==> flow/design.v (excerpt) <==
module IOTDF( clk, rst, in_en, iot_in, fn_sel, busy, valid, iot_out);
input          clk;
input          rst;
input          in_en;
input  [7:0]   iot_in;
input  [2:0]   fn_sel;
output         busy;
output         valid;
output [127:0] iot_out;
localparam ENCRYPT = 1, DECRYPT = 2, CRC_GEN = 3, TOP2MAX = 4, LAST2MIN = 5;
localparam FUNC_LEFT_1 = 0, FUNC_LEFT_2 = 1, FUNC_RIGHT_1 = 2, FUNC_RIGHT_2 = 3, FUNC_KEEP = 4;
reg [3:0]cnt_read_r, cnt_read_w;  
reg [2:0]cnt_round_r, cnt_round_w;  
reg [1:0]start_output_flag_r, start_output_flag_w;  
reg [2:0] fn_sel_r;
wire [2:0]fn_sel_w = fn_sel;
reg [127:0]iot_in_r, iot_in_w;
reg valid_r;
reg [127:0]iot_out1_r, iot_out1_w;
reg [127:0]iot_out2_r, iot_out2_w;
wire [63:0]IP_out;
wire [31:0]IP_out_L, IP_out_R;
wire [63:0]FP_in, FP_out;
wire [31:0]XOR_out, XOR_in1, XOR_in2;
reg [31:0]MUX_out1_63_32, MUX_out1_31_0;
wire [63:0]MUX_out1_127_64;
wire [55:0]MUX_sub_key_gen_in;
reg [2:0]sub_key_gen_func;
wire [55:0]PC1_out;
wire [47:0]KEY;
wire [55:0]KEY_before_PC2_w, KEY_before_PC2_r;  
wire [2:0]CRC_remainder;
reg [10:0]crc_dividend_in;
reg [127:0]crc_iot_out1_w;
reg Is_in_biggerthan_out1_r, Is_in_biggerthan_out1_w;  
reg Is_in_biggerthan_out2_r, Is_in_biggerthan_out2_w;  
wire Is_in_biggerthan_out1_8b, Is_in_biggerthan_out2_8b;  
wire Is_in_equal_out1_8b, Is_in_equal_out2_8b;  
reg [7:0]cmp_in_in, cmp_in_out1, cmp_in_out2;  
assign busy = 0;
assign valid = valid_r; 
assign iot_out = ((fn_sel_r==TOP2MAX || fn_sel_r==LAST2MIN) && cnt_read_r==1)? iot_out1_r:iot_out2_r;  
always@(*)begin
	cnt_read_w = (in_en)?cnt_read_r + 1'b1:cnt_read_r;
end
always@(posedge clk or posedge rst)begin
	if(rst) cnt_read_r <= 0;
	else cnt_read_r <= cnt_read_w;
end
always@(*)begin
	cnt_round_w = (cnt_read_r==15)? cnt_round_r + 1'b1:cnt_round_r;
end
always@(posedge clk or posedge rst)begin
	if(rst) cnt_round_r <= 0;
	else cnt_round_r <= cnt_round_w;
end
always@(*)begin
  ...
make LEC_CHECK=0 CAP_MARGIN=0 CORE_ASPECT_RATIO=1.43 CORE_MARGIN=6 CORE_UTILIZATION=59 CTS_CLUSTER_DIAMETER=350 GPL_TIMING_DRIVEN=0 PLACE_DENSITY_LB_ADDON=0.03 SLEW_MARGIN=20 TNS_END_PERCENT=70 finish   # period 8.46 ns
run.sh (not shown) runs the stock make flow with config.mk's settings and CLKGATE_MAP_FILE=.
The first run died in global routing.
Then changed:
CAP_MARGIN = 20   (was 0)
CORE_ASPECT_RATIO = 1.67   (was 1.43)
CORE_MARGIN = 2   (was 6)
CORE_UTILIZATION = 58   (was 59)
CTS_CLUSTER_DIAMETER = not set   (was 350)
GPL_TIMING_DRIVEN = not set   (was 0)
HOLD_SLACK_MARGIN = 0.29   (was not set)
PLACE_DENSITY_LB_ADDON = not set   (was 0.03)
SETUP_SLACK_MARGIN = -0.45   (was not set)
TNS_END_PERCENT = not set   (was 70)
clock period = 4.85 ns   (was 8.46 ns; I/O delays follow)
- The changed run died in global routing (GRT-0116)
- die size is lower by about 5%
- area after synthesis stays the same
- synthesized cell count does not change
Then changed:
CORE_ASPECT_RATIO = not set   (was 1.67)
CORE_UTILIZATION = 30   (was 58)
HOLD_SLACK_MARGIN = not set   (was 0.29)
SETUP_SLACK_MARGIN = 0.1   (was -0.45)
clock period = 4.79 ns   (was 4.85 ns; I/O delays follow)
The changed run completed, yet does not pass: negative setup slack; die area grows by well over a third; synthesized area does not change; synthesized cell count is unchanged.
Then changed:
clock period = 5.88 ns   (was 4.79 ns; I/O delays follow)
Now the flow went through all stages and came out clean.
Routed wire length goes down by 7.9%.
Design area came out lower by 8.9%.
Synthesized area is unchanged.
Core utilization decreases by 3.5 points.
Count of clock-buffer cells in the layout fell by 2.
Cell count decreases by 5.2%.
Hold slack gets worse by 0.0093 ns.
Setup slack gets better by 0.17 ns.
Global-route usage fell by 2.7 points.
Then changed:
CORE_UTILIZATION = 68   (was 30)
CTS_CLUSTER_DIAMETER = 348   (was not set)
CTS_CLUSTER_SIZE = 34   (was not set)
SETUP_SLACK_MARGIN = not set   (was 0.1)
clock period = 4.15 ns   (was 5.88 ns; I/O delays follow)
Outcome:
- This time the run died in global routing
- die size falls by 55%
- synthesized area is unchanged
- synthesized cell count stays the same
Then changed:
CORE_UTILIZATION = 48   (was 68)
CTS_CLUSTER_DIAMETER = not set   (was 348)
CTS_CLUSTER_SIZE = not set   (was 34)
SETUP_SLACK_MARGIN = -0.45   (was not set)
clock period = 4.85 ns   (was 4.15 ns; I/O delays follow)
Result: With this change the flow finished but failed the layout checks on negative setup slack; area after synthesis stays the same; die area climbs by about 40%; synthesized cell count is unchanged.

========
juniper:
Starting RTL as in the previous note.
==> flow/design.v (excerpt) <==
module IOTDF( clk, rst, in_en, iot_in, fn_sel, busy, valid, iot_out);
Settings: LEC_CHECK=0, CAP_MARGIN=20, CELL_PAD_IN_SITES_DETAIL_PLACEMENT=0, CORE_MARGIN=2, CORE_UTILIZATION=59, CTS_CLUSTER_SIZE=52, MAX_ROUTING_LAYER=met4, PLACE_DENSITY=0.44, SLEW_MARGIN=20; clock period 3.87 ns.
juniper: GRT-0232 in global routing -> run aborted
[inputs] fjord vs juniper
# juniper
export LEC_CHECK = 0
export CAP_MARGIN = 20
export CELL_PAD_IN_SITES_DETAIL_PLACEMENT = 0
export CORE_MARGIN = 2
export CORE_UTILIZATION = 59
export CTS_CLUSTER_SIZE = 52
export MAX_ROUTING_LAYER = met4
export PLACE_DENSITY = 0.44
export SLEW_MARGIN = 20
create_clock -name core_clock -period 3.87 [get_ports {clk}]
# fjord
export LEC_CHECK = 0
export CAP_MARGIN = 20
export CORE_MARGIN = 2
export CORE_UTILIZATION = 44
export CTS_CLUSTER_DIAMETER = 400
export SETUP_SLACK_MARGIN = 0.1
export SLEW_MARGIN = 20
create_clock -name core_clock -period 3.27 [get_ports {clk}]
## What came out
- Although fjord finished all stages, its layout failed final checks on setup timing.
- fjord vs. juniper: post-cts gate resize count went up by 52.
- [compare] base=juniper new=fjord: die size went up, total placed instance area moved up, number of enable-type register cells in the synthesized netlist comparable.
Input changes introduced in willow (baseline for comparison: fjord):
# fjord
export LEC_CHECK = 0
export CAP_MARGIN = 20
export CORE_MARGIN = 2
export CORE_UTILIZATION = 44
export CTS_CLUSTER_DIAMETER = 400
export SETUP_SLACK_MARGIN = 0.1
export SLEW_MARGIN = 20
create_clock -name core_clock -period 3.27 [get_ports {clk}]
# willow
export LEC_CHECK = 0
export CAP_MARGIN = 20
export CORE_MARGIN = 2
export CORE_UTILIZATION = 40
export SETUP_SLACK_MARGIN = 0.1
export SLEW_MARGIN = 20
create_clock -name core_clock -period 4.05 [get_ports {clk}]
### Flow results
- Post-synthesis cell area came out exactly the same in fjord and willow.
- The run with more routed wire is fjord, not willow.
- The layout from willow, despite a flow that completed every stage, fails the layout checks, with the failing checks listed as setup timing.
- willow vs. fjord: global-route usage over all layers went down by 5.4 points.
- Die area is lower on fjord
